==> design.v <==
module avg(input clk, input [7:0]p1, input [7:0]p2, output reg [7:0]pout);
wire [7:0] outp;
assign outp = {1'b0 , p1[7:1]} + {1'b0 , p2[7:1]};
always@(posedge clk)
begin
	pout <= outp;
end 
endmodule
module subtract(input clk, input [7:0]p1, input [7:0]p2, output reg [7:0]pout);
wire [8:0] diff = {1'b0, p1} - {1'b0, p2};
wire [7:0] mag = diff[8] ? (8'd0 - diff[7:0]) : diff[7:0];
always@(posedge clk)
begin
	pout <= mag/2;
end 
endmodule
module wavelet_1d (clk ,pixel ,pix_out);
input clk ;
input [63:0] pixel ;
output reg [63:0] pix_out;
wire [63:0]pix_out_inter;
wire [63:0] out_illusion ;
genvar i;
	generate 
		for(i=0;i<4;i=i+1) 
		begin : name
			avg u0 (clk,pixel[16*i+7:16*i], pixel[16*i+15:16*i+8],out_illusion[8*i+7:8*i]);
			subtract u1 (clk,pixel[16*i+7:16*i], pixel[16*i+15:16*i+8],out_illusion[8*i+39:8*i+32]);
		end
	endgenerate 
	assign pix_out_inter = {out_illusion[31:0],out_illusion[63:32]};
always@(posedge clk)
	begin
		pix_out <= pix_out_inter;
	end
endmodule
module wavelet_2d (clk ,pixel_out1, pixel_out2 ,pixelcol_out1,pixelcol_out2,dwt_valid);
input clk ;
input [63:0] pixel_out1, pixel_out2 ;
output reg [63:0] pixelcol_out1,pixelcol_out2;
output reg dwt_valid;
wire [63:0]pixelcol1_inter,pixelcol2_inter;
wire [63:0] out_illusion20 ;
wire [63:0] out_illusion21;
genvar j;
	generate 
		for(j=0;j<8;j=j+1) 
		begin : name
			avg u0 (clk,pixel_out1[8*j+7:8*j], pixel_out2[8*j+7:8*j],out_illusion20[8*j+7:8*j]);
			subtract u1 (clk,pixel_out2[8*j+7:8*j], pixel_out1[8*j+7:8*j], out_illusion21[8*j+7:8*j]);
		end
	endgenerate 
	assign pixelcol1_inter = out_illusion20;
	assign pixelcol2_inter = out_illusion21;
always@(posedge clk)
	begin
		pixelcol_out1 <= pixelcol1_inter;
		pixelcol_out2 <= pixelcol2_inter;
	   dwt_valid <= 1'b1;
	end
endmodule
module DWT(clk, inp1,inp2,inp3,inp4,inp5,inp6,inp7,inp8, outp1,outp2,outp3,outp4,outp5,outp6,outp7,outp8,dwt_valid);
input clk;
input [63:0]inp1,inp2,inp3,inp4,inp5,inp6,inp7,inp8;
output [63:0] outp1,outp2,outp3,outp4,outp5,outp6,outp7,outp8;
output dwt_valid;
wire [63:0] inp_1d [7:0];
wire [63:0] out_1d [7:0];
wire dwt_valid1, dwt_valid2, dwt_valid3, dwt_valid4;
assign inp_1d [0] = inp1;
assign inp_1d [1] = inp2;
assign inp_1d [2] = inp3;
assign inp_1d [3] = inp4;
assign inp_1d [4] = inp5;
assign inp_1d [5] = inp6;
assign inp_1d [6] = inp7;
assign inp_1d [7] = inp8;
genvar j;
	generate 
		for(j=0;j<8;j=j+1) 
		begin : name
			wavelet_1d u0(clk,inp_1d[j],out_1d[j]);
		end
	endgenerate 
wavelet_2d x1 (clk, out_1d[0],out_1d[1],outp1,outp5,dwt_valid1);
wavelet_2d x2 (clk, out_1d[2],out_1d[3],outp2,outp6,dwt_valid2);
wavelet_2d x3 (clk, out_1d[4],out_1d[5],outp3,outp7,dwt_valid3);
wavelet_2d x4 (clk, out_1d[6],out_1d[7],outp4,outp8,dwt_valid4);
assign dwt_valid = dwt_valid1 && dwt_valid2 && dwt_valid3 && dwt_valid4;
endmodule
==> run.sh <==
#!/bin/bash
# the make line also repeats each setting of config.mk as NAME=value (left out here)
make -C /OpenROAD-flow-scripts/flow DESIGN_CONFIG=/design/flow/config.mk WORK_HOME=/design/flow/orfs CLKGATE_MAP_FILE= finish
==> config.mk <==
export PLATFORM = sky130hd
export DESIGN_NAME = DWT
export DESIGN_NICKNAME = DWT
export VERILOG_FILES = /design/flow/design.v
export SDC_FILE = /design/flow/constraint.sdc
export NUM_CORES = 4
export LEC_CHECK = 0
export CAP_MARGIN = 20
export CORE_MARGIN = 2
export CORE_UTILIZATION = 72
export CTS_CLUSTER_DIAMETER = 359
export CTS_CLUSTER_SIZE = 14
export PLACE_DENSITY = 0.57
export SETUP_SLACK_MARGIN = 0.04
export SLEW_MARGIN = 10
==> constraint.sdc <==
create_clock -name core_clock -period 2.47 [get_ports {clk}]
set_input_delay 0.4940 -clock core_clock [delete_from_list [all_inputs] [get_ports {clk}]]
set_output_delay 0.4940 -clock core_clock [all_outputs]
set_load 0.01 [all_outputs]
==> Slide: Implementation Results, run 1 <==
Physical Implementation Snapshot

Synthesis
  – # Cells Yosys: 8029
  – Flip-flops with a built-in enable: 0
  – Yosys synthesis warning count: 5
  – Yosys top cell by area: sky130_fd_sc_hd__dfxtp_1
  – Register bit total from synthesis: 1888
  – Top comb family, area: adder cells
  – Area fraction in and, or, nand and nor cells: 0.06464
  – Yosys-reported design area after synthesis: 0.08259 sq mm
  – Part of the Yosys area used for sequential elements: 0.4576
  – Cells after synthesis: 8029
  – Count of different cell masters after synthesis: 49
  – Async S/R FF share, synth: 0
  – Avg Inst Size Synth: 10.29 sq um
  – Adder-cell share of the synthesized area: 0.1813
  – Most frequent cell after synthesis: sky130_fd_sc_hd__dfxtp_1
  – Most frequent cells after synthesis: sky130_fd_sc_hd__dfxtp_1, sky130_fd_sc_hd__inv_1, sky130_fd_sc_hd__ha_1
  – Complex-gate fraction of the synthesized area: 0.1248
  – Xor and xnor fraction of the mapped netlist area: 0.1034
  – Largest cells by area after synthesis: sky130_fd_sc_hd__dfxtp_1, sky130_fd_sc_hd__ha_1, sky130_fd_sc_hd__xnor2_1
  – Total standard cell area after synthesis: 0.08259 sq mm
  – Yosys top cell area share: 0.4576
  – MUX share of area: 0.008726
  – Top FF cell, synth: sky130_fd_sc_hd__dfxtp_1

Power and ir drop
  – P_clk: 0.0223 W
  – Portion of total power attributed to sequential cells: 0.372
  – Sw Pwr: 0.05139 W
  – Share of power burned in combinational logic: 0.460
  – Internal: 0.08140 W
  – Switching part of the total: 0.3870
  – Max rail drop VDD: 1.063 mV
  – Power Total: 0.1328 W
  – Share of total power in the clock network: 0.168
  – Main power group: combinational logic
  – Reported combinational group power: 0.0611 W
  – Reported sequential group power: 0.0494 W
  – Lkg Pwr: 48.17 nW
  – Total power divided by cell area: 1267 mW/mm^2

Global routing
  – Number of antenna violations at the first check in global routing: 83
  – Wire length of the first global-routing pass: 378.4 mm
  – Total gr overflow: 0
  – Via count of the first global-routing pass: 68.54k
  – Global Route Usage Sum: 0.4184
  – Maximum number of pins on one net before global-route repair: 17

Timing
  – Final critical-path required period: 3.150 ns
  – Post-route setup slack: -0.6796 ns
  – Relative slew slack: 0.4028
  – Period utilization: 1.275
  – Slew at the pin closest to its max-slew limit: 0.8939 ns
  – Max Fclk: 317.5 MHz
  – Unrepaired setup endpoints after global routing: true
  – Final setup violation count: 46
  – Max-slew violations: 0
  – Number of failing hold endpoints at the final stage: 0
  – Post-route clock skew: 0.03379 ns

Routing
  – Number of DRC markers in iteration 0: 6169
  – Mean number of vias per cell: 5.935
  – Routed vias: 68.00k
  – Wire per inst: 24.45 um
  – DRC violation count after routing: 0
  – Detailed-router iteration count before antenna repair: 10
  – Drt total wl: 280.1 mm
  – Final antenna-violating net count: 0

Worst setup path
  – Sort of element at the end of the critical path: flop
  – CP arrival: 3.83 ns
  – Worst Path Buf+Inv: 3
  – Crit Reg-Reg Startpoint: name[3].u0.pix_out[32]
  – Worst-path maximum fanout: 2
  – Worst setup slack for register-to-register paths: -0.68 ns
  – Worst setup path endpoint: name[4].u0.name[1].u0.pout[6]
  – Number of logic stages on the critical path including buffering: 11
  – Number of cells traversed by the worst register-to-register path: 10
  – Series of cell instances along the critical path: clkdlybuf4s50_1, buf_4, ha_1, inv_1, fa_1, o21bai_1, a21oi_1, nor2_1, nor2_1, o21bai_1, xnor2_1
  – WP data required: 3.15 ns
  – End of the worst register-to-register path: x2.name[4].u1.pout[5]
  – Slowest cell on the critical path: sky130_fd_sc_hd__clkdlybuf4s50_1
  – Critical path class: in -> reg
  – Critical Path Start: inp5[17]
  – Critical Path Start Type: input pin
  – Top delay family on crit path: AND-OR/OR-AND gates
  – Slowest stage delay, CP: 0.77 ns

Worst hold path
  – Hold Crit Start: x4.name[4].u1.pout[2]
  – Worst hold path stage count: 0
  – Hold path endpoint: x4.pixelcol_out2[34]
  – Worst min-delay path class: reg -> reg

Clocking
  – Clock tree from TritonCTS: done
  – H-Tree Level Count: 4
  – CTS Buf Count: 152
  – Post-CTS Hold Buffers: 0
  – Clk Tree Root Cell: sky130_fd_sc_hd__clkbuf_16
  – Clock slew at reported path FFs: 0.07 ns
  – Total number of clock tree sinks: 1888
  – Worst-Skew Late Latency: 0.78 ns
  – Buffers from clock root to sink, at most: 3

Floorplan
  – Top-level I/O count: 1026
  – Core utilization at floorplan: 0.7243
  – Die X: 342.7 um
  – Overall chip area: 0.1174 sq mm
  – Die boundary height: 342.7 um
  – Core box area: 0.1140 sq mm
  – Row count: 124

Layout
  – Nets: 11.49k
  – Area Overhead vs Synth: 26.90%

Place
  – Final Wtd Congestion: 0.9805
  – Worst setup slack after placement: -0.8207 ns
  – Detailed placer's ending HPWL: 187.8 mm
  – Number of buffers added on ports: 976

Flow run
  – Count of maximum capacitance violations: 0
  – OpenROAD warnings: 466

Outcome
  – Outcome: finished with violations
  – Violated checks: negative setup slack
stage by stage:
stage          instances  area, sq um  TNS (ns)    util  hold WS (ns)
2_1_floorplan       8076        82770         0       -        0.3096
3_3_place_gp       11200        99370    -74.79  0.8714        0.3097
3_5_place_dp       11200        99370    -97.17  0.8714        0.3121
4_1_cts            11370       103600  -0.09430  0.9089        0.3170
5_1_grt            11440       104800    -11.59  0.9188        0.3113
6_report           11460       104800    -7.796  0.9191        0.3045
layer usage:
| metal | global-route usage | up-vias | part of all wire |
|---|---|---|---|
| li1 | - | 29660 | - |
| met5 | 0 | - | 0.0013 |
| met4 | 0.3467 | 34 | 0.11 |
| met2 | 0.7216 | 4484 | 0.47 |
| met3 | 0.1229 | 1797 | 0.11 |
| met1 | 0.4165 | 32020 | 0.32 |
area by class of cell:
| cell class | instances | area (sq um) |
|---|---|---|
| multi-input combinational | 4930 | 41100 |
| clock buffer | 160 | 3993 |
| clock inverter | 8 | 85.08 |
| tap | 1512 | 1892 |
| fill | 4207 | 9221 |
| sequential | 1888 | 37800 |
| antenna | 73 | 182.7 |
| inverter | 1160 | 4357 |
| timing repair buffer | 1726 | 15400 |
what timing repair did:
item / 4_1_cts / 5_1_grt
resized: 37 / 166
pin swaps: 5 / 49
setup buffers: 3 / 15
setup endpoints to repair: 68 / 138
==> run 2, diff against run 1 <==
Settings changed: ABC_AREA set to 1, CAP_MARGIN 20 to 35, CELL_PAD_IN_SITES_DETAIL_PLACEMENT set to 2, CORE_MARGIN 2 to 6, CORE_UTILIZATION 72 to 37, CTS_CLUSTER_DIAMETER 359 to unset, CTS_CLUSTER_SIZE 14 to unset, GPL_ROUTABILITY_DRIVEN set to 1, GPL_TIMING_DRIVEN set to 0, PLACE_DENSITY 0.57 to unset, PLACE_DENSITY_LB_ADDON set to 0.27, SETUP_SLACK_MARGIN 0.04 to unset, SLEW_MARGIN 10 to 20.
Clock period 2.47 ns to 2.83 ns, I/O delays scaled along.
==> run 2 against run 1 <==
Effect of this change: the layout fails its checks (max-capacitance violations, max-slew violations, negative setup slack); routed wire length grew 100%; sequential cell count is the same; first-iteration DRC count grew 21%; cell area grew 6.9%; die area grew 120%; final cell count grew 37%; total power grew 3.0%; critical path depth shrank 5; critical path type is now reg -> reg; largest power group unchanged; combinational power shrank 2%; sequential share of layout area shrank 2.3 points; register-to-register slack lost 0.85 ns.
==> Slide: Implementation Results, run 2 <==
Physical Implementation Snapshot

Synthesis
  – Complex-gate fraction of the synthesized area: 0.06916 (-0.05566)
  – Register bit total from synthesis: 1888 (unchanged)
  – Yosys top cell area share: 0.4203 (-0.03737)
  – Count of different cell masters after synthesis: 39 (-20%)
  – Yosys-reported design area after synthesis: 0.08994 sq mm (+8.9%)
  – Largest cells by area after synthesis: sky130_fd_sc_hd__dfxtp_1, sky130_fd_sc_hd__ha_1, sky130_fd_sc_hd__nand2_1
  – Xor and xnor fraction of the mapped netlist area: 0.05921 (-0.04418)
  – # Cells Yosys: 10.88k (+35%)
  – Cells after synthesis: 10.88k (+35%)
  – Async S/R FF share, synth: 0 (unchanged)
  – Most frequent cells after synthesis: sky130_fd_sc_hd__nand2_1, sky130_fd_sc_hd__dfxtp_1, sky130_fd_sc_hd__inv_1
  – Area fraction in and, or, nand and nor cells: 0.1945 (+0.1298)
  – Top comb family, area: simple AND/OR/NAND/NOR gates
  – Yosys synthesis warning count: 5 (unchanged)
  – Yosys top cell by area: sky130_fd_sc_hd__dfxtp_1
  – Adder-cell share of the synthesized area: 0.1665 (-0.01480)
  – Avg Inst Size Synth: 8.268 sq um (-20%)
  – Total standard cell area after synthesis: 0.08994 sq mm (+8.9%)
  – MUX share of area: 0 (-0.008726)
  – Flip-flops with a built-in enable: 0 (unchanged)
  – Most frequent cell after synthesis: sky130_fd_sc_hd__nand2_1
  – Part of the Yosys area used for sequential elements: 0.4203 (-0.03737)
  – Top FF cell, synth: sky130_fd_sc_hd__dfxtp_1

Layout
  – Post-layout utilization of the core: 0.4651 (-0.4540)
  – Area Overhead vs Synth: 24.63%
  – Nets: 13.75k (+20%)
  – Filler-free cell count of the finished design: 15.64k (+37%)
  – Final-layout fill cell count: 25.98k (+520%)

Global routing
  – Via count of the first global-routing pass: 103.0k (+50%)
  – Global Route Usage Sum: 0.4006 (-0.01780)
  – Number of antenna violations at the first check in global routing: 189 (+130%)
  – Wire length of the first global-routing pass: 756.7 mm (+100%)
  – Maximum number of pins on one net before global-route repair: 17 (unchanged)
  – Total gr overflow: 0 (unchanged)

Flow run
  – OpenROAD warnings: 460 (-1.3%)
  – Count of maximum capacitance violations: 2 (+2)

Worst setup path
  – Critical path class: reg -> reg
  – Worst-path maximum fanout: 3 (+1)
  – Critical Path Start: name[3].u0.pix_out[25]
  – Top delay family on crit path: AND-OR/OR-AND gates
  – CP arrival: 5.02 ns (+1.19 ns)
  – Slowest cell on the critical path: sky130_fd_sc_hd__o21bai_1
  – Worst setup path endpoint: x2.name[3].u0.pout[6]
  – Number of cells traversed by the worst register-to-register path: 6 (-4)
  – WP data required: 3.48 ns (+0.33 ns)
  – Worst Path Buf+Inv: 1 (-2)
  – End of the worst register-to-register path: x2.name[3].u0.pout[6]
  – Slowest stage delay, CP: 1.22 ns (+0.45 ns)
  – Crit Reg-Reg Startpoint: name[3].u0.pix_out[25]
  – Series of cell instances along the critical path: ha_1, inv_1, fa_1, o31ai_1, a21oi_1, o21bai_1
  – Critical Path Start Type: flop
  – Sort of element at the end of the critical path: flop
  – Worst setup slack for register-to-register paths: -1.53 ns (-0.85 ns)
  – Number of logic stages on the critical path including buffering: 6 (-5)

Power and ir drop
  – Share of power burned in combinational logic: 0.439 (-0.021)
  – Switching part of the total: 0.4590 (+0.07197)
  – P_clk: 0.0319 W (+43%)
  – Reported combinational group power: 0.0601 W (-2%)
  – Sw Pwr: 0.06277 W (+22%)
  – Portion of total power attributed to sequential cells: 0.327 (-0.045)
  – Total power divided by cell area: 1220 mW/mm^2 (-3.7%)
  – Reported sequential group power: 0.0447 W (-9.5%)
  – Lkg Pwr: 56.27 nW (+17%)
  – Internal: 0.07400 W (-9.1%)
  – Max rail drop VDD: 0.7664 mV (-28%)
  – Main power group: combinational logic
  – Share of total power in the clock network: 0.234 (+0.066)

Floorplan
  – Row count: 180 (+45%)
  – Core utilization at floorplan: 0.3732 (-0.3511)
  – Overall chip area: 0.2550 sq mm (+120%)
  – Core box area: 0.2410 sq mm (+110%)
  – Die X: 505.0 um (+47%)
  – Die boundary height: 505.0 um (+47%)
  – Top-level I/O count: 1026 (unchanged)

Timing
  – Final setup violation count: 69 (+50%)
  – Max Fclk: 229.1 MHz
  – Relative slew slack: -0.03240 (-0.4352)
  – Final critical-path required period: 4.364 ns
  – Max-slew violations: 2 (+2)
  – Slew at the pin closest to its max-slew limit: 1.545 ns (+0.6515 ns)
  – Number of failing hold endpoints at the final stage: 0 (unchanged)
  – Post-route setup slack: -1.534 ns (-0.8545 ns)
  – Period utilization: 1.542 (+0.2669)
  – Post-route clock skew: 0.1060 ns (+0.07224 ns)

Routing
  – Routed vias: 92.13k (+35%)
  – Final antenna-violating net count: 0 (unchanged)
  – Wire per inst: 36.26 um (+48%)
  – Detailed-router iteration count before antenna repair: 6 (-4)
  – Number of DRC markers in iteration 0: 7467 (+21%)
  – Mean number of vias per cell: 5.890 (-0.76%)
  – Drt total wl: 567.3 mm (+100%)
  – DRC violation count after routing: 0 (unchanged)

Place
  – Detailed placer's ending HPWL: 340.4 mm (+81%)
  – Number of buffers added on ports: 976 (unchanged)
  – Final Wtd Congestion: 0.9073 (-7.5%)
  – Cell count after placement: 15.09k (+35%)

Worst hold path
  – Hold path endpoint: name[3].u0.pix_out[22]
  – Hold Crit Start: name[3].u0.name[2].u1.pout[6]
  – Worst min-delay path class: reg -> reg
  – Worst hold path stage count: 0 (unchanged)

Clocking
  – Clock tree from TritonCTS: done
  – H-Tree Level Count: 4 (unchanged)
  – Buffers from clock root to sink, at most: 3 (unchanged)
  – Post-CTS Hold Buffers: 0 (unchanged)
  – Total number of clock tree sinks: 1888 (unchanged)
  – Clk Tree Root Cell: sky130_fd_sc_hd__clkbuf_16
  – CTS Buf Count: 212 (+39%)
  – Worst-Skew Late Latency: 0.94 ns (+0.16 ns)
  – Clock slew at reported path FFs: 0.08 ns (about the same)

Outcome
  – Violated checks: max-capacitance violations, max-slew violations, negative setup slack
  – Outcome: finished with violations
==> run 2: through the flow <==
step | area, sq um | setup TNS (ns) | power [W] | hold slack [ns] | worst slack (ns)
final | 112100 | -19.90 | 0.1368 | 0.2855 | -1.534
after detailed placement | 103900 | -33.95 | 0.09373 | 0.3132 | -0.5568
after floorplan | 90110 | 0 | 0.06751 | 0.3096 | 0.7135
after global placement | 103900 | -1.503 | 0.08492 | 0.3095 | -0.1999
after global routing | 111900 | -18.72 | 0.1392 | 0.2953 | -1.422
after CTS | 111500 | 0 | 0.1307 | 0.3029 | 0.02370
==> run 2: timing repair <==
item	4_1_cts	5_1_grt
pin swaps	0	1
endpoints found under the setup margin	2	42
setup buffers	0	1
resized	4	48
hold endpoints to repair	0	0
==> run 2: routing by layer <==
metal,global-route usage,up-vias,wire (um)
li1,-,36550,-
met1,0.3536,44960,174900
met2,0.6765,6560,263500
met3,0.1627,3954,54250
met4,0.4031,106,73400
met5,0.01051,-,1207
==> run 2: layout make-up <==
type	instances	area, sq um	share of cell area
inverters	1909	7173	0.06400
flip-flops and latches	1888	37810	0.3374
plain buffers	165	958.4	0.008551
repair buffers	979	9804	0.08748
multi-input cells	6962	44310	0.3954
diodes	155	387.9	0.003461
clock buffers	289	6151	0.05488
well taps	3185	3985	0.03555
clock inverters	111	1499	0.01337
==> run 3, diff against run 2 <==
Settings changed: ABC_AREA 1 to unset, CAP_MARGIN 35 to 10, CELL_PAD_IN_SITES_DETAIL_PLACEMENT 2 to unset, CORE_MARGIN 6 to 2, CORE_UTILIZATION 37 to 68, CTS_CLUSTER_DIAMETER set to 354, CTS_CLUSTER_SIZE set to 38, GPL_ROUTABILITY_DRIVEN 1 to unset, GPL_TIMING_DRIVEN 0 to unset, HOLD_SLACK_MARGIN set to 0.3, PLACE_DENSITY_LB_ADDON 0.27 to unset, SETUP_SLACK_MARGIN set to 0.54.
Clock period 2.83 ns to 1.87 ns, I/O delays scaled along.
==> run 3 against run 2 <==
Effect of this change: die area decreased by 51%; the run now fails in global routing (5_1_grt); synthesized cell count decreased by 26%; area after synthesis decreased by 8.2%.
==> Slide: Implementation Results, run 3 <==
Key Metrics from the Run

Place
  – Placed inst area: 0.1063 sq mm (+2.3%)
  – Cell count after placement: 12.00k (-20%)
  – Worst setup slack after placement: -1.031 ns (-0.4743 ns)
  – Number of buffers added on ports: 976 (unchanged)
  – Detailed placer's ending HPWL: 192.8 mm (-43%)
  – Final Wtd Congestion: 1.022 (+13%)

Outcome
  – First error message: [ERROR DPL-0038] Utilization greater than 100%, impossible to legalize
  – Outcome: stopped before the end
  – Stopping stage: global routing (5_1_grt)

Synthesis
  – Yosys-reported design area after synthesis: 0.08259 sq mm (-8.2%)
  – MUX share of area: 0.008726 (+0.008726)
  – Flip-flops with a built-in enable: 0 (unchanged)
  – Yosys top cell by area: sky130_fd_sc_hd__dfxtp_1
  – Async S/R FF share, synth: 0 (unchanged)
  – Avg Inst Size Synth: 10.29 sq um (+24%)
  – Yosys top cell area share: 0.4576 (+0.03737)
  – Most frequent cell after synthesis: sky130_fd_sc_hd__dfxtp_1
  – Register bit total from synthesis: 1888 (unchanged)
  – Largest cells by area after synthesis: sky130_fd_sc_hd__dfxtp_1, sky130_fd_sc_hd__ha_1, sky130_fd_sc_hd__xnor2_1
  – Most frequent cells after synthesis: sky130_fd_sc_hd__dfxtp_1, sky130_fd_sc_hd__inv_1, sky130_fd_sc_hd__ha_1
  – Top comb family, area: adder cells
  – Part of the Yosys area used for sequential elements: 0.4576 (+0.03737)
  – Cells after synthesis: 8029 (-26%)
  – Area fraction in and, or, nand and nor cells: 0.06464 (-0.1298)
  – Total standard cell area after synthesis: 0.08259 sq mm (-8.2%)
  – Adder-cell share of the synthesized area: 0.1813 (+0.01480)
  – Complex-gate fraction of the synthesized area: 0.1248 (+0.05566)
  – Top FF cell, synth: sky130_fd_sc_hd__dfxtp_1
  – # Cells Yosys: 8029 (-26%)
  – Count of different cell masters after synthesis: 49 (+26%)
  – Xor and xnor fraction of the mapped netlist area: 0.1034 (+0.04418)
  – Yosys synthesis warning count: 5 (unchanged)

Floorplan
  – Die X: 352.5 um (-30%)
  – Top-level I/O count: 1026 (unchanged)
  – Die boundary height: 352.5 um (-30%)
  – Overall chip area: 0.1243 sq mm (-51%)
  – Core box area: 0.1201 sq mm (-50%)
  – Core utilization at floorplan: 0.6875 (+0.3143)
  – Row count: 127 (-29%)

Clocking
  – CTS Buf Count: 55 (-74%)
  – Total number of clock tree sinks: 1888 (unchanged)
  – Buffers from clock root to sink, at most: 3 (unchanged)
  – Clk Tree Root Cell: sky130_fd_sc_hd__clkbuf_16
  – H-Tree Level Count: 2 (-2)
run 3: through the flow:
| step | hold WS, ns | utilization |
|---|---|---|
| detailed placement | 0.3121 | 0.8847 |
| global placement | 0.3095 | 0.8847 |
| CTS | 0.1289 | 0.9559 |
| floorplan | 0.3095 | - |
run 3: what timing repair did:
| action | CTS |
|---|---|
| buffers inserted | 92 |
| endpoints found under the hold margin | 97 |
| setup endpoints to repair | 1235 |
| hold buffers | 61 |
| resized | 4480 |
| pin swaps | 636 |
==> run 4, diff against run 3 <==
Settings changed: ABC_AREA set to 1, CAP_MARGIN 10 to 20, CTS_CLUSTER_DIAMETER 354 to unset, CTS_CLUSTER_SIZE 38 to unset, HOLD_SLACK_MARGIN 0.3 to unset, SETUP_SLACK_MARGIN 0.54 to unset.
Clock period 1.87 ns to 2.24 ns, I/O delays scaled along.
==> run 4 against run 3 <==
Effect of this change: now fails the layout checks on negative setup slack; synthesized cell count rose by 35%; die area rose by 8.8%; area after synthesis rose by 8.9%.
==> Slide: Implementation Results, run 4 <==
Physical Implementation Snapshot

Timing
  – Max-slew violations: 0
  – Post-route setup slack: -0.5847 ns
  – Number of failing hold endpoints at the final stage: 0
  – Post-route clock skew: 0.03829 ns
  – Slew at the pin closest to its max-slew limit: 0.8086 ns
  – Final critical-path required period: 2.825 ns
  – Unrepaired setup endpoints after global routing: true
  – Period utilization: 1.261
  – Relative slew slack: 0.4605
  – Max Fclk: 354.0 MHz
  – Final setup violation count: 25

Routing
  – Drt total wl: 298.4 mm
  – Detailed-router iteration count before antenna repair: 17
  – Routed vias: 82.47k
  – Highest metal used: met5
  – Routed wire length on met3: 29.66 mm
  – Met1 Wirelength: 102.1 mm
  – Mean number of vias per cell: 5.587
  – DRC violation count after routing: 0
  – Final antenna-violating net count: 0
  – Wire per inst: 20.21 um
  – Met2 wire length: 138.4 mm
  – Number of DRC markers in iteration 0: 8814

Floorplan
  – Overall chip area: 0.1352 sq mm (+8.8%)
  – Top-level I/O count: 1026 (unchanged)
  – Core utilization at floorplan: 0.6850 (-0.002545)
  – Die X: 367.7 um (+4.3%)
  – Core box area: 0.1313 sq mm (+9.3%)
  – Row count: 133 (+4.7%)
  – Die boundary height: 367.7 um (+4.3%)

Clocking
  – Buffers from clock root to sink, at most: 3 (unchanged)
  – Clock tree from TritonCTS: done
  – Total number of clock tree sinks: 1888 (unchanged)
  – H-Tree Level Count: 4 (+2)
  – Clock slew at reported path FFs: 0.07 ns
  – Clk Tree Root Cell: sky130_fd_sc_hd__clkbuf_16
  – CTS Buf Count: 180 (+230%)
  – Worst-Skew Late Latency: 0.85 ns

Synthesis
  – Count of different cell masters after synthesis: 39 (-20%)
  – Largest cells by area after synthesis: sky130_fd_sc_hd__dfxtp_1, sky130_fd_sc_hd__ha_1, sky130_fd_sc_hd__nand2_1
  – # Cells Yosys: 10.88k (+35%)
  – MUX share of area: 0 (-0.008726)
  – Cells after synthesis: 10.88k (+35%)
  – Flip-flops with a built-in enable: 0 (unchanged)
  – Yosys top cell by area: sky130_fd_sc_hd__dfxtp_1
  – Most frequent cells after synthesis: sky130_fd_sc_hd__nand2_1, sky130_fd_sc_hd__dfxtp_1, sky130_fd_sc_hd__inv_1
  – Register bit total from synthesis: 1888 (unchanged)
  – Yosys top cell area share: 0.4203 (-0.03737)
  – Part of the Yosys area used for sequential elements: 0.4203 (-0.03737)
  – Top FF cell, synth: sky130_fd_sc_hd__dfxtp_1
  – Async S/R FF share, synth: 0 (unchanged)
  – Yosys-reported design area after synthesis: 0.08994 sq mm (+8.9%)
  – Yosys synthesis warning count: 5 (unchanged)
  – Total standard cell area after synthesis: 0.08994 sq mm (+8.9%)
  – Adder-cell share of the synthesized area: 0.1665 (-0.01480)
  – Xor and xnor fraction of the mapped netlist area: 0.05921 (-0.04418)
  – Avg Inst Size Synth: 8.268 sq um (-20%)
  – Area fraction in and, or, nand and nor cells: 0.1945 (+0.1298)
  – Complex-gate fraction of the synthesized area: 0.06916 (-0.05566)
  – Most frequent cell after synthesis: sky130_fd_sc_hd__nand2_1
  – Top comb family, area: simple AND/OR/NAND/NOR gates

Power and ir drop
  – Sw Pwr: 0.05907 W
  – Share of power burned in combinational logic: 0.415
  – Share of total power in the clock network: 0.225
  – Internal: 0.09147 W
  – Portion of total power attributed to sequential cells: 0.360
  – Max rail drop VDD: 1.220 mV
  – P_clk: 0.0339 W
  – Total power divided by cell area: 1310 mW/mm^2
  – Power Total: 0.1505 W
  – Reported combinational group power: 0.0625 W
  – Reported sequential group power: 0.0541 W
  – Switching part of the total: 0.3924
  – Lkg Pwr: 59.57 nW
  – Main power group: combinational logic

Layout
  – Sequential cell area: 0.03786 sq mm
  – Combinational gate area: 0.04467 sq mm
  – Area Overhead vs Synth: 27.75%
  – Final-layout fill cell count: 6552
  – Post-layout utilization of the core: 0.8751
  – Nets: 14.43k
  – Fin area: 0.1149 sq mm
  – Filler-free cell count of the finished design: 14.76k

Worst setup path
  – Critical Path Start Type: flop
  – Slowest stage delay, CP: 0.69 ns
  – Top delay family on crit path: XOR/XNOR gates
  – Number of cells traversed by the worst register-to-register path: 9
  – Series of cell instances along the critical path: inv_1, ha_1, inv_1, fa_2, nand3_1, nand3_1, xor2_2, inv_2, xor2_2
  – CP arrival: 3.49 ns
  – End of the worst register-to-register path: x4.name[3].u1.pout[3]
  – Critical Path Start: name[7].u0.pix_out[24]
  – WP data required: 2.91 ns
  – Worst setup slack for register-to-register paths: -0.58 ns
  – Crit Reg-Reg Startpoint: name[7].u0.pix_out[24]
  – Slowest cell on the critical path: sky130_fd_sc_hd__xor2_2
  – Worst-path maximum fanout: 3
  – Number of logic stages on the critical path including buffering: 9
  – Critical path class: reg -> reg
  – Worst Path Buf+Inv: 3
  – Sort of element at the end of the critical path: flop
  – Worst setup path endpoint: x4.name[3].u1.pout[3]

Place
  – Number of buffers added on ports: 976 (unchanged)
  – Cell count after placement: 14.34k (+20%)
  – Detailed placer's ending HPWL: 208.3 mm (+8.0%)
  – Final Wtd Congestion: 1.001 (-2.1%)
  – Placed inst area: 0.1076 sq mm (+1.2%)

Global routing
  – Maximum number of pins on one net before global-route repair: 17
  – Global Route Usage Sum: 0.4137
  – Via count of the first global-routing pass: 82.02k
  – Total gr overflow: 0
  – Wire length of the first global-routing pass: 439.5 mm
  – Number of antenna violations at the first check in global routing: 75

Worst hold path
  – Hold Crit Start: x2.name[1].u0.pout[3]
  – Hold path endpoint: x2.pixelcol_out1[11]
  – Worst hold path stage count: 0
  – Worst min-delay path class: reg -> reg

Flow run
  – Count of maximum capacitance violations: 0
  – OpenROAD warnings: 463

Outcome
  – Violated checks: negative setup slack
  – Outcome: finished with violations
run 4: what timing repair did:
| item | in CTS | in global routing |
|---|---|---|
| cloned | 0 | 0 |
| endpoints found under the hold margin | 0 | 0 |
| hold buffers | 0 | 0 |
| setup buffers | 0 | 25 |
| gates resized | 205 | 151 |
| setup endpoints to repair | 172 | 70 |
| pin swaps | 3 | 35 |
run 4: final cells by class:
type / instances / share of cell area
Antenna cell: 58 / 0.001263
Clock buffer: 235 / 0.04483
Clock inverter: 101 / 0.01273
Inverter: 1909 / 0.06237
Multi-Input combinational cell: 6962 / 0.3888
Sequential cell: 1888 / 0.3295
Tap cell: 1755 / 0.01911
Timing Repair Buffer: 1854 / 0.1414
run 4: stage by stage:
| stage | setup WS, ns | hold slack, ns | TNS [ns] |
|---|---|---|---|
| 2_1_floorplan | 0.2415 | 0.3096 | 0 |
| 3_3_place_gp | -0.5952 | 0.3095 | -75.42 |
| 3_5_place_dp | -0.6204 | 0.3121 | -95.33 |
| 4_1_cts | 0.00006539 | 0.3143 | 0 |
| 5_1_grt | -0.4477 | 0.3195 | -3.383 |
| 6_report | -0.5847 | 0.3135 | -2.474 |
run 4: layer usage:
layer / track usage / vias up
met3: 0.1120 / 1775
met1: 0.4420 / 37900
met5: 0.004986 / -
li1: - / 37800
met2: 0.6925 / 4966
met4: 0.3225 / 36
==> run 5, diff against run 4 <==
Settings changed: ABC_AREA 1 to unset, CORE_UTILIZATION 68 to 72, CTS_CLUSTER_DIAMETER set to 48, TNS_END_PERCENT set to 5.
Clock period 2.24 ns to 2.29 ns, I/O delays scaled along.
==> run 5 against run 4 <==
Effect of this change: the flow now stops in global routing (5_1_grt); synthesized cell count fell by 26%; die area is 13% lower; area after synthesis fell by 8.2%.
==> Slide: Implementation Results, run 5 <==
Key Metrics from the Run

Synthesis
  – Most frequent cells after synthesis: sky130_fd_sc_hd__dfxtp_1, sky130_fd_sc_hd__inv_1, sky130_fd_sc_hd__ha_1
  – Most frequent cell after synthesis: sky130_fd_sc_hd__dfxtp_1
  – # Cells Yosys: 8029 (-26%)
  – Flip-flops with a built-in enable: 0 (unchanged)
  – Part of the Yosys area used for sequential elements: 0.4576 (+0.03737)
  – MUX share of area: 0.008726 (+0.008726)
  – Area fraction in and, or, nand and nor cells: 0.06464 (-0.1298)
  – Total standard cell area after synthesis: 0.08259 sq mm (-8.2%)
  – Top FF cell, synth: sky130_fd_sc_hd__dfxtp_1
  – Yosys top cell by area: sky130_fd_sc_hd__dfxtp_1
  – Largest cells by area after synthesis: sky130_fd_sc_hd__dfxtp_1, sky130_fd_sc_hd__ha_1, sky130_fd_sc_hd__xnor2_1
  – Async S/R FF share, synth: 0 (unchanged)
  – Cells after synthesis: 8029 (-26%)
  – Xor and xnor fraction of the mapped netlist area: 0.1034 (+0.04418)
  – Yosys synthesis warning count: 5 (unchanged)
  – Top comb family, area: adder cells
  – Register bit total from synthesis: 1888 (unchanged)
  – Avg Inst Size Synth: 10.29 sq um (+24%)
  – Count of different cell masters after synthesis: 49 (+26%)
  – Adder-cell share of the synthesized area: 0.1813 (+0.01480)
  – Yosys top cell area share: 0.4576 (+0.03737)
  – Complex-gate fraction of the synthesized area: 0.1248 (+0.05566)
  – Yosys-reported design area after synthesis: 0.08259 sq mm (-8.2%)

Place
  – Detailed placer's ending HPWL: 192.6 mm (-7.5%)
  – Placed inst area: 0.1009 sq mm (-6.2%)
  – Final Wtd Congestion: 0.9749 (-2.6%)
  – Number of buffers added on ports: 976 (unchanged)

Clocking
  – Post-CTS Hold Buffers: 0 (unchanged)
  – H-Tree Level Count: 4 (unchanged)
  – Total number of clock tree sinks: 1888 (unchanged)
  – Clk Tree Root Cell: sky130_fd_sc_hd__clkbuf_16
  – Buffers from clock root to sink, at most: 3 (unchanged)
  – CTS Buf Count: 191 (+6.1%)

Floorplan
  – Overall chip area: 0.1174 sq mm (-13%)
  – Core box area: 0.1140 sq mm (-13%)
  – Core utilization at floorplan: 0.7243 (+0.03930)
  – Row count: 124 (-6.8%)
  – Top-level I/O count: 1026 (unchanged)
  – Die X: 342.7 um (-6.8%)
  – Die boundary height: 342.7 um (-6.8%)

Outcome
  – First error message: [ERROR GRT-0116] Global routing finished with congestion. Check the congestion regions in the DRC Viewer.
  – Outcome: stopped before the end
  – Stopping stage: global routing (5_1_grt)

Global routing
  – Total gr overflow: 10
  – Global Route Usage Sum: 0.6516
run 5: routing by layer:
metal	overflow	track usage
met5	0	0.1462
met1	0	0.6056
met2	2	0.9014
met4	8	0.6906
met3	0	0.4389
run 5: per-stage QoR:
step	hold WS (ns)	instances	TNS [ns]	worst slack [ns]	utilization
CTS	0.3180	11760	-2.706	-0.1664	0.9508
detailed placement	0.3121	11400	-145.49	-0.8176	0.8846
global placement	0.3097	11400	-114.92	-0.7791	0.8846
floorplan	0.3096	8076	0	0.05477	-
run 5: what timing repair did:
action / in CTS
setup endpoints to repair: 209
pin swaps: 45
setup buffers: 9
resized: 227
==> run 6, diff against run 5 <==
Settings changed: ABC_AREA set to 1, CORE_UTILIZATION 72 to 69, CTS_CLUSTER_DIAMETER 48 to 248, PLACE_DENSITY set to 0.4, SETUP_SLACK_MARGIN set to 0.71, TNS_END_PERCENT 5 to unset.
Clock period 2.29 ns to 2.97 ns, I/O delays scaled along.
==> run 6 against run 5 <==
Effect of this change: the run now finishes clean; synthesized cell count increased by 35%; die area rose by 13%; area after synthesis rose by 8.9%.
==> Slide: Implementation Results, run 6 <==
Physical Implementation Snapshot

Outcome
  – Outcome: no timing/DRC/antenna violations

Floorplan
  – Die boundary height: 365.0 um (+6.5%)
  – Overall chip area: 0.1332 sq mm (+13%)
  – Core box area: 0.1295 sq mm (+14%)
  – Row count: 132 (+6.5%)
  – Top-level I/O count: 1026 (unchanged)
  – Die X: 365.0 um (+6.5%)
  – Core utilization at floorplan: 0.6946 (-0.02971)

Timing
  – Number of failing hold endpoints at the final stage: 0
  – Period utilization: 0.7670
  – Max Fclk: 439.0 MHz
  – Relative slew slack: 0.4440
  – Slew at the pin closest to its max-slew limit: 0.8236 ns
  – Max-slew violations: 0
  – Unrepaired setup endpoints after global routing: false
  – Final critical-path required period: 2.278 ns
  – Setup TNS: 0 ns
  – Post-route clock skew: 0.02588 ns
  – Final setup violation count: 0

Power and ir drop
  – Reported combinational group power: 0.0412 W
  – Lkg Pwr: 55.81 nW
  – Max rail drop VDD: 0.8058 mV
  – Portion of total power attributed to sequential cells: 0.381
  – Reported sequential group power: 0.0404 W
  – P_clk: 0.0246 W
  – Share of power burned in combinational logic: 0.388
  – Total power divided by cell area: 987.7 mW/mm^2
  – Switching part of the total: 0.3892
  – Share of total power in the clock network: 0.232
  – Main power group: combinational logic
  – Sw Pwr: 0.04134 W
  – Internal: 0.06487 W

Clocking
  – Clock tree from TritonCTS: done
  – Clk Tree Root Cell: sky130_fd_sc_hd__clkbuf_16
  – Clock slew at reported path FFs: 0.07 ns
  – Worst-Skew Late Latency: 0.83 ns
  – Buffers from clock root to sink, at most: 3 (unchanged)
  – H-Tree Level Count: 4 (unchanged)
  – Post-CTS Hold Buffers: 0 (unchanged)
  – Total number of clock tree sinks: 1888 (unchanged)
  – CTS Buf Count: 182 (-4.7%)

Place
  – Detailed placer's ending HPWL: 199.0 mm (+3.3%)
  – Number of buffers added on ports: 976 (unchanged)
  – Final Wtd Congestion: 0.9787 (+0.39%)

Routing
  – Final antenna-violating net count: 0
  – Highest metal used: met5
  – Routed wire length on met3: 23.86 mm
  – Wire per inst: 18.89 um
  – Number of DRC markers in iteration 0: 6836
  – Met2 wire length: 123.5 mm
  – Mean number of vias per cell: 5.477
  – Drt total wl: 262.7 mm
  – DRC violation count after routing: 0
  – Met1 Wirelength: 93.14 mm
  – Detailed-router iteration count before antenna repair: 9
  – Routed vias: 76.14k

Worst setup path
  – Number of logic stages on the critical path including buffering: 11
  – Slowest stage delay, CP: 0.46 ns
  – Series of cell instances along the critical path: inv_1, ha_1, inv_1, fa_2, inv_1, ha_1, nand4_1, nor2_1, nand2_1, nand3b_1, nand2_1
  – Worst Path Buf+Inv: 3
  – Critical Path Start Type: flop
  – Sort of element at the end of the critical path: flop
  – Top delay family on crit path: adder cells
  – Worst setup slack for register-to-register paths: 0.69 ns
  – Worst-path maximum fanout: 3
  – WP data required: 3.68 ns
  – Slowest cell on the critical path: sky130_fd_sc_hd__fa_2
  – Worst setup path endpoint: x2.name[1].u1.pout[5]
  – Crit Reg-Reg Startpoint: name[3].u0.pix_out[8]
  – Critical Path Start: name[3].u0.pix_out[8]
  – Most frequent cell on the critical path: sky130_fd_sc_hd__inv_1
  – Critical path class: reg -> reg
  – End of the worst register-to-register path: x2.name[1].u1.pout[5]
  – Number of cells traversed by the worst register-to-register path: 11
  – CP arrival: 2.99 ns

Synthesis
  – Most frequent cell after synthesis: sky130_fd_sc_hd__nand2_1
  – Largest cells by area after synthesis: sky130_fd_sc_hd__dfxtp_1, sky130_fd_sc_hd__ha_1, sky130_fd_sc_hd__nand2_1
  – Top FF cell, synth: sky130_fd_sc_hd__dfxtp_1
  – Part of the Yosys area used for sequential elements: 0.4203 (-0.03737)
  – Complex-gate fraction of the synthesized area: 0.06916 (-0.05566)
  – Cells after synthesis: 10.88k (+35%)
  – # Cells Yosys: 10.88k (+35%)
  – Most frequent cells after synthesis: sky130_fd_sc_hd__nand2_1, sky130_fd_sc_hd__dfxtp_1, sky130_fd_sc_hd__inv_1
  – Adder-cell share of the synthesized area: 0.1665 (-0.01480)
  – Avg Inst Size Synth: 8.268 sq um (-20%)
  – Area fraction in and, or, nand and nor cells: 0.1945 (+0.1298)
  – Register bit total from synthesis: 1888 (unchanged)
  – Yosys synthesis warning count: 5 (unchanged)
  – MUX share of area: 0 (-0.008726)
  – Yosys-reported design area after synthesis: 0.08994 sq mm (+8.9%)
  – Xor and xnor fraction of the mapped netlist area: 0.05921 (-0.04418)
  – Total standard cell area after synthesis: 0.08994 sq mm (+8.9%)
  – Count of different cell masters after synthesis: 39 (-20%)
  – Flip-flops with a built-in enable: 0 (unchanged)
  – Top comb family, area: simple AND/OR/NAND/NOR gates
  – Async S/R FF share, synth: 0 (unchanged)
  – Yosys top cell by area: sky130_fd_sc_hd__dfxtp_1
  – Yosys top cell area share: 0.4203 (-0.03737)

Flow run
  – Count of maximum capacitance violations: 0
  – OpenROAD warnings: 462

Layout
  – Nets: 13.58k
  – Post-layout utilization of the core: 0.8305
  – Area Overhead vs Synth: 19.57%

Worst hold path
  – Worst hold path stage count: 0
  – Hold path endpoint: x4.pixelcol_out2[16]
  – Hold Crit Start: x4.name[2].u1.pout[0]
  – Worst min-delay path class: reg -> reg

Global routing
  – Total gr overflow: 0
  – Number of antenna violations at the first check in global routing: 93
  – Maximum number of pins on one net before global-route repair: 17
  – Global Route Usage Sum: 0.3811
  – Via count of the first global-routing pass: 75.55k
  – Wire length of the first global-routing pass: 398.3 mm
run 6: per-layer routing:
layer  up-vias  global-route usage
met5         -                   0
li1      36090                   -
met3      1143             0.09942
met4        36              0.2909
met2      3825              0.6387
met1     35050              0.4133
run 6: area by class of cell:
type	count	area [sq um]
antenna	62	155.1
fill	7938	21950
sequential	1888	37890
tap	1742	2180
timing repair buffer	1002	9388
clock buffer	237	5155
inverter	1909	7166
clock inverter	100	1269
multi-input combinational	6962	44340
run 6: stage by stage:
step / std cells / worst slack, ns / area, sq um / power (W) / hold WS, ns
after global routing: 13890 / 0.6020 / 107500 / 0.1117 / 0.3061
after floorplan: 10920 / 0.8255 / 90110 / 0.06433 / 0.3096
final: 13900 / 0.6921 / 107500 / 0.1062 / 0.3088
after detailed placement: 13500 / -0.09925 / 101300 / 0.08177 / 0.3121
after CTS: 13840 / 0.5157 / 107200 / 0.1050 / 0.3112
after global placement: 13500 / -0.01611 / 101300 / 0.07993 / 0.3099
run 6: timing repair:
item	in CTS	in global routing
cloned	0	0
setup endpoints to repair	465	53
setup buffers	0	3
endpoints found under the hold margin	0	0
pin swaps	0	10
resized	539	64
==> run 7, diff against run 6 <==
Settings changed: ABC_AREA 1 to unset, CORE_UTILIZATION 69 to 12, CTS_CLUSTER_DIAMETER 248 to unset, PLACE_DENSITY 0.4 to unset, SETUP_SLACK_MARGIN 0.71 to unset.
Clock period 2.97 ns to 4.51 ns, I/O delays scaled along.
==> run 7 against run 6 <==
Effect of this change: still clean on timing, DRC and antenna; synthesized cell count is 26% lower; sequential cell count stayed put; via count is 27% lower; area after synthesis is 8.2% lower; die area went up to 5.2 times the previous value; non-clock buffer count is 22 lower; worst hold slack worse by 0.052 ns; critical path type is now reg -> out; critical endpoint is now outp5[30].
==> Slide: Implementation Results, run 7 <==
Physical Implementation Snapshot

Power and ir drop
  – Sw Pwr: 0.02568 W (-38%)
  – Main power group: combinational logic
  – Total power divided by cell area: 659.3 mW/mm^2 (-33%)
  – Lkg Pwr: 46.00 nW (-18%)
  – Internal: 0.04761 W (-27%)
  – Share of total power in the clock network: 0.253 (+0.021)
  – Reported combinational group power: 0.0284 W (-31%)
  – P_clk: 0.0185 W (-25%)
  – Portion of total power attributed to sequential cells: 0.360 (-0.021)
  – Switching part of the total: 0.3503 (-0.03891)
  – Share of power burned in combinational logic: 0.387 (about the same)
  – Max rail drop VDD: 0.4211 mV (-48%)
  – Power Total: 0.07329 W (-31%)
  – Reported sequential group power: 0.0264 W (-35%)

Layout
  – Nets: 10.80k (-20%)
  – Area Overhead vs Synth: 34.60%
  – Fin area: 0.1112 sq mm (+3.4%)

Place
  – Placed inst area: 0.1035 sq mm (+2.2%)
  – Final Wtd Congestion: 0.8485 (-13%)
  – Number of buffers added on ports: 976 (unchanged)
  – Worst setup slack after placement: 0.4859 ns (+0.5852 ns)
  – Detailed placer's ending HPWL: 180.5 mm (-9.3%)

Worst setup path
  – Sort of element at the end of the critical path: output port
  – Worst Path Buf+Inv: 1 (-2)
  – Critical Path Start: x1.pixelcol_out2[30]
  – Critical path class: reg -> out
  – Worst setup slack for register-to-register paths: 1.38 ns (+0.68 ns)
  – Series of cell instances along the critical path: clkdlybuf4s50_1
  – Worst setup path endpoint: outp5[30]
  – Number of logic stages on the critical path including buffering: 1 (-10)
  – CP arrival: 2.23 ns (-0.76 ns)
  – End of the worst register-to-register path: x4.name[7].u1.pout[3]
  – Critical Path Start Type: flop
  – Slowest stage delay, CP: 0.99 ns (+0.53 ns)
  – Slowest cell on the critical path: sky130_fd_sc_hd__clkdlybuf4s50_1
  – WP data required: 3.61 ns (-0.07 ns)
  – Number of cells traversed by the worst register-to-register path: 10 (-1)
  – Worst-path maximum fanout: 1 (-2)
  – Crit Reg-Reg Startpoint: name[7].u0.pix_out[56]
  – Top delay family on crit path: buffers and inverters

Floorplan
  – Core utilization at floorplan: 0.1205 (-0.5741)
  – Die boundary height: 833.6 um (+130%)
  – Top-level I/O count: 1026 (unchanged)
  – Die X: 833.6 um (+130%)
  – Core box area: 0.6854 sq mm (+430%)
  – Overall chip area: 0.6949 sq mm (+420%)
  – Row count: 304 (+130%)

Clocking
  – Total number of clock tree sinks: 1888 (unchanged)
  – Clk Tree Root Cell: sky130_fd_sc_hd__clkbuf_16
  – Post-CTS Hold Buffers: 0 (unchanged)
  – CTS Buf Count: 211 (+16%)
  – Worst-Skew Late Latency: 0.94 ns (+0.11 ns)
  – Clock slew at reported path FFs: 0.06 ns (about the same)
  – Buffers from clock root to sink, at most: 4 (+1)
  – Clock tree from TritonCTS: done
  – Post-CTS setup repair buffer count: 0 (unchanged)
  – H-Tree Level Count: 4 (unchanged)
  – Count of instances resized after the clock tree is built: 0 (-100%)

Synthesis
  – Yosys top cell area share: 0.4576 (+0.03737)
  – Register bit total from synthesis: 1888 (unchanged)
  – Yosys-reported design area after synthesis: 0.08259 sq mm (-8.2%)
  – Count of different cell masters after synthesis: 49 (+26%)
  – Async S/R FF share, synth: 0 (unchanged)
  – Cells after synthesis: 8029 (-26%)
  – Total standard cell area after synthesis: 0.08259 sq mm (-8.2%)
  – Flip-flops with a built-in enable: 0 (unchanged)
  – Yosys top cell by area: sky130_fd_sc_hd__dfxtp_1
  – MUX share of area: 0.008726 (+0.008726)
  – Xor and xnor fraction of the mapped netlist area: 0.1034 (+0.04418)
  – Top comb family, area: adder cells
  – Top FF cell, synth: sky130_fd_sc_hd__dfxtp_1
  – Adder-cell share of the synthesized area: 0.1813 (+0.01480)
  – Largest cells by area after synthesis: sky130_fd_sc_hd__dfxtp_1, sky130_fd_sc_hd__ha_1, sky130_fd_sc_hd__xnor2_1
  – Part of the Yosys area used for sequential elements: 0.4576 (+0.03737)
  – Yosys synthesis warning count: 5 (unchanged)
  – Most frequent cells after synthesis: sky130_fd_sc_hd__dfxtp_1, sky130_fd_sc_hd__inv_1, sky130_fd_sc_hd__ha_1
  – Most frequent cell after synthesis: sky130_fd_sc_hd__dfxtp_1
  – Complex-gate fraction of the synthesized area: 0.1248 (+0.05566)
  – Area fraction in and, or, nand and nor cells: 0.06464 (-0.1298)
  – # Cells Yosys: 8029 (-26%)
  – Avg Inst Size Synth: 10.29 sq um (+24%)

Timing
  – Final setup violation count: 0 (unchanged)
  – Post-route clock skew: 0.07704 ns (+0.05116 ns)
  – Worst hold margin: 0.2563 ns (-0.05248 ns)
  – Max-slew violations: 0 (unchanged)
  – Setup TNS: 0 ns (unchanged)
  – Slew at the pin closest to its max-slew limit: 1.019 ns (+0.1956 ns)
  – Unrepaired setup endpoints after global routing: false
  – Period utilization: 0.6950 (-0.07200)
  – Final critical-path required period: 3.134 ns
  – Max Fclk: 319.0 MHz
  – Number of failing hold endpoints at the final stage: 0 (unchanged)
  – Post-route setup slack: 1.376 ns (+0.6836 ns)
  – Relative slew slack: 0.3182 (-0.1257)

Routing
  – Number of DRC markers in iteration 0: 2133 (-69%)
  – Routed vias: 55.53k (-27%)
  – Wire per inst: 11.79 um (-38%)
  – DRC violation count after routing: 0 (unchanged)
  – Detailed-router iteration count before antenna repair: 5 (-4)
  – Final antenna-violating net count: 0 (unchanged)
  – Mean number of vias per cell: 2.992 (-45%)
  – Drt total wl: 218.9 mm (-17%)

Worst hold path
  – Worst hold path stage count: 0 (unchanged)
  – Hold path endpoint: x2.pixelcol_out1[3]
  – Hold Crit Start: x2.name[0].u0.pout[3]
  – Worst min-delay path class: reg -> reg

Global routing
  – Maximum number of pins on one net before global-route repair: 19 (+2)
  – Via count of the first global-routing pass: 56.96k (-25%)
  – Total gr overflow: 0 (unchanged)
  – Number of antenna violations at the first check in global routing: 54 (-42%)
  – Wire length of the first global-routing pass: 323.1 mm (-19%)
  – Global Route Usage Sum: 0.06002 (-0.3211)

Outcome
  – Outcome: no timing/DRC/antenna violations

Flow run
  – OpenROAD warnings: 460 (-0.43%)
  – Count of maximum capacitance violations: 0 (unchanged)
==> run 7: routing by layer <==
layer  GRT usage  vias up  part of all wire
met5           0        -                 0
met4     0.03962        0             0.066
met3     0.01231      476             0.044
met2      0.1130      958              0.52
met1     0.05930    25700              0.37
li1            -    28400                 -
==> run 7: final cells by class <==
class / instances / area [sq um]
fillers: 76330 / 574300
multi-input cells: 4930 / 40070
flip-flops and latches: 1888 / 37800
well taps: 9180 / 11490
repair buffers: 980 / 9799
clock buffers: 260 / 5715
inverters: 1160 / 4354
clock inverters: 135 / 1873
diodes: 30 / 75.07
==> run 7: metrics by stage <==
step,utilization,cells
6_report,0.1622,18560
5_1_grt,0.1622,18560
4_1_cts,0.1621,18530
3_5_place_dp,0.1510,18140
3_3_place_gp,0.1510,18140
2_1_floorplan,-,8076
==> run 8, diff against run 7 <==
Settings changed: ABC_AREA set to 0, CELL_PAD_IN_SITES_GLOBAL_PLACEMENT set to 0, CORE_ASPECT_RATIO set to 0.63, CORE_UTILIZATION 12 to 16, CTS_CLUSTER_DIAMETER set to 392, GPL_ROUTABILITY_DRIVEN set to 0, GPL_TIMING_DRIVEN set to 0, PLACE_DENSITY set to 0.43, SETUP_SLACK_MARGIN set to 0.43, SLEW_MARGIN 20 to 5.
Clock period 4.51 ns to 1.93 ns, I/O delays scaled along.
==> run 8 against run 7 <==
Effect of this change: the layout now fails its checks (negative setup slack); sequential power up 140%; register-to-register slack worse by 1.8 ns; clock skew down 0.019 ns; non-clock buffer count up 504; first-iteration DRC count up 20%; area after synthesis unchanged; via count up 6.0%; count of clock-buffer cells in the layout up 4; cell area up 12%; worst hold slack worse by 0.19 ns; utilization up 7.9 points; global-route usage up 4.6 points; largest cell class unchanged; largest power group unchanged.
==> Slide: Implementation Results, run 8 <==
Physical Implementation Snapshot

Synthesis
  – Xor and xnor fraction of the mapped netlist area: 0.1034 (unchanged)
  – Most frequent cells after synthesis: sky130_fd_sc_hd__dfxtp_1, sky130_fd_sc_hd__inv_1, sky130_fd_sc_hd__ha_1
  – # Cells Yosys: 8029 (unchanged)
  – Largest cells by area after synthesis: sky130_fd_sc_hd__dfxtp_1, sky130_fd_sc_hd__ha_1, sky130_fd_sc_hd__xnor2_1
  – Total standard cell area after synthesis: 0.08259 sq mm (unchanged)
  – Yosys-reported design area after synthesis: 0.08259 sq mm (unchanged)
  – Most frequent cell after synthesis: sky130_fd_sc_hd__dfxtp_1
  – Part of the Yosys area used for sequential elements: 0.4576 (unchanged)
  – Adder-cell share of the synthesized area: 0.1813 (unchanged)
  – Register bit total from synthesis: 1888 (unchanged)
  – MUX share of area: 0.008726 (unchanged)
  – Yosys top cell area share: 0.4576 (unchanged)
  – Yosys top cell by area: sky130_fd_sc_hd__dfxtp_1
  – Area fraction in and, or, nand and nor cells: 0.06464 (unchanged)
  – Avg Inst Size Synth: 10.29 sq um (unchanged)
  – Yosys synthesis warning count: 5 (unchanged)
  – Count of different cell masters after synthesis: 49 (unchanged)
  – Flip-flops with a built-in enable: 0 (unchanged)
  – Top comb family, area: adder cells
  – Complex-gate fraction of the synthesized area: 0.1248 (unchanged)
  – Async S/R FF share, synth: 0 (unchanged)
  – Top FF cell, synth: sky130_fd_sc_hd__dfxtp_1
  – Cells after synthesis: 8029 (unchanged)

Worst setup path
  – Critical path class: reg -> reg
  – Worst Path Buf+Inv: 3 (+2)
  – Sort of element at the end of the critical path: flop
  – WP data required: 2.68 ns (-0.93 ns)
  – Most frequent cell on the critical path: sky130_fd_sc_hd__inv_2
  – Slowest stage delay, CP: 0.36 ns (-0.63 ns)
  – CP arrival: 3.12 ns (+0.89 ns)
  – Worst setup slack for register-to-register paths: -0.44 ns (-1.81 ns)
  – Slowest cell on the critical path: sky130_fd_sc_hd__fa_2
  – Worst setup path endpoint: x1.name[5].u1.pout[0]
  – End of the worst register-to-register path: x1.name[5].u1.pout[0]
  – Critical Path Start: name[1].u0.pix_out[40]
  – Worst-path maximum fanout: 7 (+6)
  – Series of cell instances along the critical path: inv_2, ha_4, inv_2, fa_2, a211oi_4, buf_4, o21ai_4, a21oi_2, o21bai_4, mux2_2
  – Number of logic stages on the critical path including buffering: 10 (+9)
  – Top delay family on crit path: AND-OR/OR-AND gates
  – Critical Path Start Type: flop
  – Crit Reg-Reg Startpoint: name[1].u0.pix_out[40]
  – Number of cells traversed by the worst register-to-register path: 10 (unchanged)

Routing
  – Mean number of vias per cell: 3.519 (+18%)
  – Drt total wl: 291.9 mm (+33%)
  – Wire per inst: 17.45 um (+48%)
  – Number of DRC markers in iteration 0: 2566 (+20%)
  – DRC violation count after routing: 0 (unchanged)
  – Routed vias: 58.86k (+6.0%)
  – Final antenna-violating net count: 0 (unchanged)
  – Detailed-router iteration count before antenna repair: 5 (unchanged)

Outcome
  – Violated checks: negative setup slack
  – Outcome: finished with violations

Layout
  – Area Overhead vs Synth: 50.30%
  – Nets: 11.30k (+4.6%)
  – Fin area: 0.1241 sq mm (+12%)
  – Combinational gate area: 0.05045 sq mm (+26%)
  – Final-layout fill cell count: 54.72k (-28%)
  – Filler-free cell count of the finished design: 16.73k (-9.9%)
  – Sequential cell area: 0.03868 sq mm (+2.3%)

Clocking
  – Buffers from clock root to sink, at most: 4 (unchanged)
  – Clock tree from TritonCTS: done
  – Total number of clock tree sinks: 1888 (unchanged)
  – Clk Tree Root Cell: sky130_fd_sc_hd__clkbuf_16
  – H-Tree Level Count: 4 (unchanged)
  – CTS Buf Count: 199 (-5.7%)
  – Worst-Skew Late Latency: 0.90 ns (-0.04 ns)
  – Clock slew at reported path FFs: 0.07 ns (about the same)

Power and ir drop
  – Portion of total power attributed to sequential cells: 0.312 (-0.048)
  – P_clk: 0.0410 W (+120%)
  – Share of power burned in combinational logic: 0.487 (+0.100)
  – Switching part of the total: 0.3740 (+0.02371)
  – Lkg Pwr: 52.46 nW (+14%)
  – Main power group: combinational logic
  – Reported combinational group power: 0.0994 W (+250%)
  – Reported sequential group power: 0.0638 W (+140%)
  – Max rail drop VDD: 1.108 mV (+160%)
  – Share of total power in the clock network: 0.201 (-0.052)
  – Sw Pwr: 0.07638 W (+200%)
  – Internal: 0.1278 W (+170%)
  – Total power divided by cell area: 1645 mW/mm^2 (+150%)

Floorplan
  – Overall chip area: 0.5221 sq mm (-25%)
  – Top-level I/O count: 1026 (unchanged)
  – Row count: 209 (-31%)
  – Core utilization at floorplan: 0.1606 (+0.04007)
  – Die X: 909.2 um (+9.1%)
  – Die boundary height: 574.3 um (-31%)
  – Core box area: 0.5144 sq mm (-25%)

Timing
  – Final setup violation count: 172 (+172)
  – Slew at the pin closest to its max-slew limit: 0.6897 ns (-0.3294 ns)
  – Unrepaired setup endpoints after global routing: true
  – Number of failing hold endpoints at the final stage: 0 (unchanged)
  – Period utilization: 1.226 (+0.5315)
  – Relative slew slack: 0.5386 (+0.2204)
  – Final critical-path required period: 2.367 ns
  – Max Fclk: 422.5 MHz
  – Post-route clock skew: 0.05821 ns (-0.01883 ns)
  – Max-slew violations: 0 (unchanged)
  – Post-route setup slack: -0.4370 ns (-1.813 ns)

Global routing
  – Number of antenna violations at the first check in global routing: 144 (+170%)
  – Maximum number of pins on one net before global-route repair: 17 (-2)
  – Wire length of the first global-routing pass: 406.1 mm (+26%)
  – Total gr overflow: 0 (unchanged)
  – Global Route Usage Sum: 0.1058 (+0.04580)
  – Via count of the first global-routing pass: 56.98k (+0.037%)

Place
  – Detailed placer's ending HPWL: 237.4 mm (+32%)
  – Placed inst area: 0.1024 sq mm (-1.1%)
  – Worst setup slack after placement: -1.697 ns (-2.183 ns)
  – Number of buffers added on ports: 976 (unchanged)
  – Cell count after placement: 15.91k (-12%)

Flow run
  – OpenROAD warnings: 461 (+0.22%)
  – Count of maximum capacitance violations: 0 (unchanged)

Worst hold path
  – Worst min-delay path class: in -> reg
  – Hold Crit Start: inp4[42]
  – Worst hold path stage count: 4 (+4)
  – Hold path endpoint: name[3].u0.name[2].u0.pout[1]
-- run 8: what timing repair did --
action,CTS,global route
gates cloned,0,0
endpoints found under the setup margin,1043,1094
hold buffers,13,56
hold endpoints to repair,11,54
setup buffers,161,180
pin swaps,370,562
gates resized,4308,1458
-- run 8: final cells by class --
| cell class | instances | area share |
|---|---|---|
| Antenna cell | 46 | 0.0009273 |
| Clock inverter | 98 | 0.01061 |
| Multi-Input combinational cell | 4930 | 0.4064 |
| Sequential cell | 1888 | 0.3116 |
| Inverter | 1160 | 0.03866 |
| Clock buffer | 264 | 0.04541 |
| Buffer | 98 | 0.004697 |
| Tap cell | 6857 | 0.06911 |
| Timing Repair Buffer | 1386 | 0.1126 |
-- run 8: through the flow --
step / setup TNS [ns] / hold WS [ns] / utilization / total power (W)
global route: -46.98 / 0.001669 / 0.2413 / 0.2162
global placement: -324.65 / 0.3097 / 0.1990 / 0.1354
detailed placement: -318.89 / 0.3120 / 0.1991 / 0.1351
finish: -28.29 / 0.06319 / 0.2413 / 0.2042
CTS: -25.05 / 0.006331 / 0.2258 / 0.1941
floorplan: -6.079 / 0.3095 / - / 0.1023
-- run 8: layer usage --
metal,GRT usage,wire (um),vias up
met3,0.02313,14060,479
met2,0.1600,126500,1055
met5,0.001719,173,-
met4,0.03171,9270,10
li1,-,-,29340
met1,0.1497,141900,27970
==> run 9, diff against run 8 <==
Settings changed: ABC_AREA 0 to 1, CELL_PAD_IN_SITES_GLOBAL_PLACEMENT 0 to 2, CORE_ASPECT_RATIO 0.63 to unset, CORE_UTILIZATION 16 to 40, CTS_CLUSTER_DIAMETER 392 to unset, GPL_ROUTABILITY_DRIVEN 0 to unset, PLACE_DENSITY 0.43 to unset.
Clock period 1.93 ns to 4.5 ns, I/O delays scaled along.
==> run 9 against run 8 <==
Effect of this change: utilization rose by 25 points; first-iteration DRC count rose by 35%; cell area fell by 11%; largest power group unchanged; now clean on timing, DRC and antenna.
==> Slide: Implementation Results, run 9 <==
Physical Implementation Snapshot

Floorplan
  – Top-level I/O count: 1026 (unchanged)
  – Row count: 174 (-17%)
  – Die X: 478.2 um (-47%)
  – Core utilization at floorplan: 0.4011 (+0.2405)
  – Core box area: 0.2242 sq mm (-56%)
  – Die boundary height: 478.2 um (-17%)

Worst setup path
  – End of the worst register-to-register path: x2.name[7].u1.pout[5]
  – Crit Reg-Reg Startpoint: name[3].u0.pix_out[56]
  – Critical Path Start Type: flop
  – Top delay family on crit path: buffers and inverters
  – Slowest cell on the critical path: sky130_fd_sc_hd__clkdlybuf4s50_1
  – CP arrival: 1.94 ns (-1.18 ns)
  – Number of cells traversed by the worst register-to-register path: 15 (+5)
  – Slowest stage delay, CP: 0.63 ns (+0.27 ns)
  – Worst-path maximum fanout: 1 (-6)
  – Worst setup path endpoint: outp7[33]
  – Critical path class: reg -> out

Synthesis
  – Yosys top cell area share: 0.4203 (-0.03737)
  – Cells after synthesis: 10.88k (+35%)
  – MUX share of area: 0 (-0.008726)
  – Total standard cell area after synthesis: 0.08994 sq mm (+8.9%)
  – Complex-gate fraction of the synthesized area: 0.06916 (-0.05566)
  – Yosys synthesis warning count: 5 (unchanged)
  – # Cells Yosys: 10.88k (+35%)
  – Part of the Yosys area used for sequential elements: 0.4203 (-0.03737)
  – Async S/R FF share, synth: 0 (unchanged)
  – Yosys top cell by area: sky130_fd_sc_hd__dfxtp_1
  – Count of different cell masters after synthesis: 39 (-20%)
  – Area fraction in and, or, nand and nor cells: 0.1945 (+0.1298)
  – Largest cells by area after synthesis: sky130_fd_sc_hd__dfxtp_1, sky130_fd_sc_hd__ha_1, sky130_fd_sc_hd__nand2_1
  – Yosys-reported design area after synthesis: 0.08994 sq mm (+8.9%)

Clocking
  – Buffers from clock root to sink, at most: 3 (-1)
  – Count of instances resized after the clock tree is built: 0 (-100%)
  – Clock tree from TritonCTS: done
  – Clk Tree Root Cell: sky130_fd_sc_hd__clkbuf_16
  – Post-CTS Hold Buffers: 0 (-13)
  – Total number of clock tree sinks: 1888 (unchanged)
  – CTS Buf Count: 201 (+1.0%)

Worst hold path
  – Hold path endpoint: name[5].u0.pix_out[39]
  – Worst hold path stage count: 0 (-4)
  – Hold Crit Start: name[5].u0.name[0].u0.pout[7]
  – Worst min-delay path class: reg -> reg

Timing
  – Final setup violation count: 0 (-100%)
  – Period utilization: 0.6309 (-0.5955)
  – Unrepaired setup endpoints after global routing: false
  – Max Fclk: 352.2 MHz
  – Final critical-path required period: 2.839 ns
  – Relative slew slack: 0.4988 (-0.03983)
  – Setup TNS: 0 ns (+28.29 ns)
  – Number of failing hold endpoints at the final stage: 0 (unchanged)

Routing
  – Final antenna-violating net count: 0 (unchanged)
  – DRC violation count after routing: 0 (unchanged)
  – Routed vias: 69.25k (+18%)
  – Wire per inst: 16.15 um (-7.5%)

Layout
  – Final-layout fill cell count: 21.70k (-60%)
  – Sequential cell area: 0.03780 sq mm (-2.3%)
  – Area Overhead vs Synth: 23.21%

Power and ir drop
  – Total power divided by cell area: 637.6 mW/mm^2 (-61%)
  – Reported sequential group power: 0.0259 W (-59%)
  – Share of total power in the clock network: 0.245 (+0.044)
  – Switching part of the total: 0.3642 (-0.009819)
  – Portion of total power attributed to sequential cells: 0.367 (+0.055)
  – Max rail drop VDD: 0.3652 mV (-67%)
  – Lkg Pwr: 55.94 nW (+6.6%)

Place
  – Number of buffers added on ports: 976 (unchanged)
  – Cell count after placement: 14.89k (-6.4%)

Global routing
  – Total gr overflow: 0 (unchanged)
  – Via count of the first global-routing pass: 67.22k (+18%)
  – Wire length of the first global-routing pass: 378.1 mm (-6.9%)

Outcome
  – Outcome: no timing/DRC/antenna violations
run 9: metrics by stage:
| stage | power [W] | worst slack [ns] | instance area (sq um) | hold WS [ns] | utilization |
|---|---|---|---|---|---|
| 3_5_place_dp | 0.05391 | 1.000 | 103600 | 0.3121 | 0.4621 |
| 3_3_place_gp | 0.05388 | 0.9965 | 103600 | 0.3098 | 0.4621 |
| 2_1_floorplan | 0.04246 | 2.049 | 90110 | 0.3096 | - |
| 5_1_grt | 0.07591 | 1.555 | 110800 | 0.2958 | 0.4940 |
| 4_1_cts | 0.07165 | 1.564 | 110700 | 0.2834 | 0.4937 |
| 6_report | 0.07066 | 1.661 | 110800 | 0.2915 | 0.4942 |
run 9: cell type report:
| type | count | area share |
|---|---|---|
| Clock buffer | 254 | 0.04964 |
| Sequential cell | 1888 | 0.3411 |
| Timing Repair Buffer | 976 | 0.08816 |
| Inverter | 1909 | 0.06467 |
| Antenna cell | 37 | 0.0008356 |
| Buffer | 165 | 0.008649 |
| Tap cell | 2992 | 0.03378 |
| Multi-Input combinational cell | 6962 | 0.3988 |
| Clock inverter | 118 | 0.01437 |
run 9: layer usage:
| metal | global-route usage | routed length, um | vias up |
|---|---|---|---|
| met2 | 0.3382 | 109200 | 1426 |
| met5 | 0 | 258 | - |
| met1 | 0.2686 | 110400 | 30910 |
| li1 | - | - | 36410 |
| met4 | 0.08884 | 10890 | 42 |
| met3 | 0.05647 | 16280 | 465 |
Power and IR drop assume default switching activity.
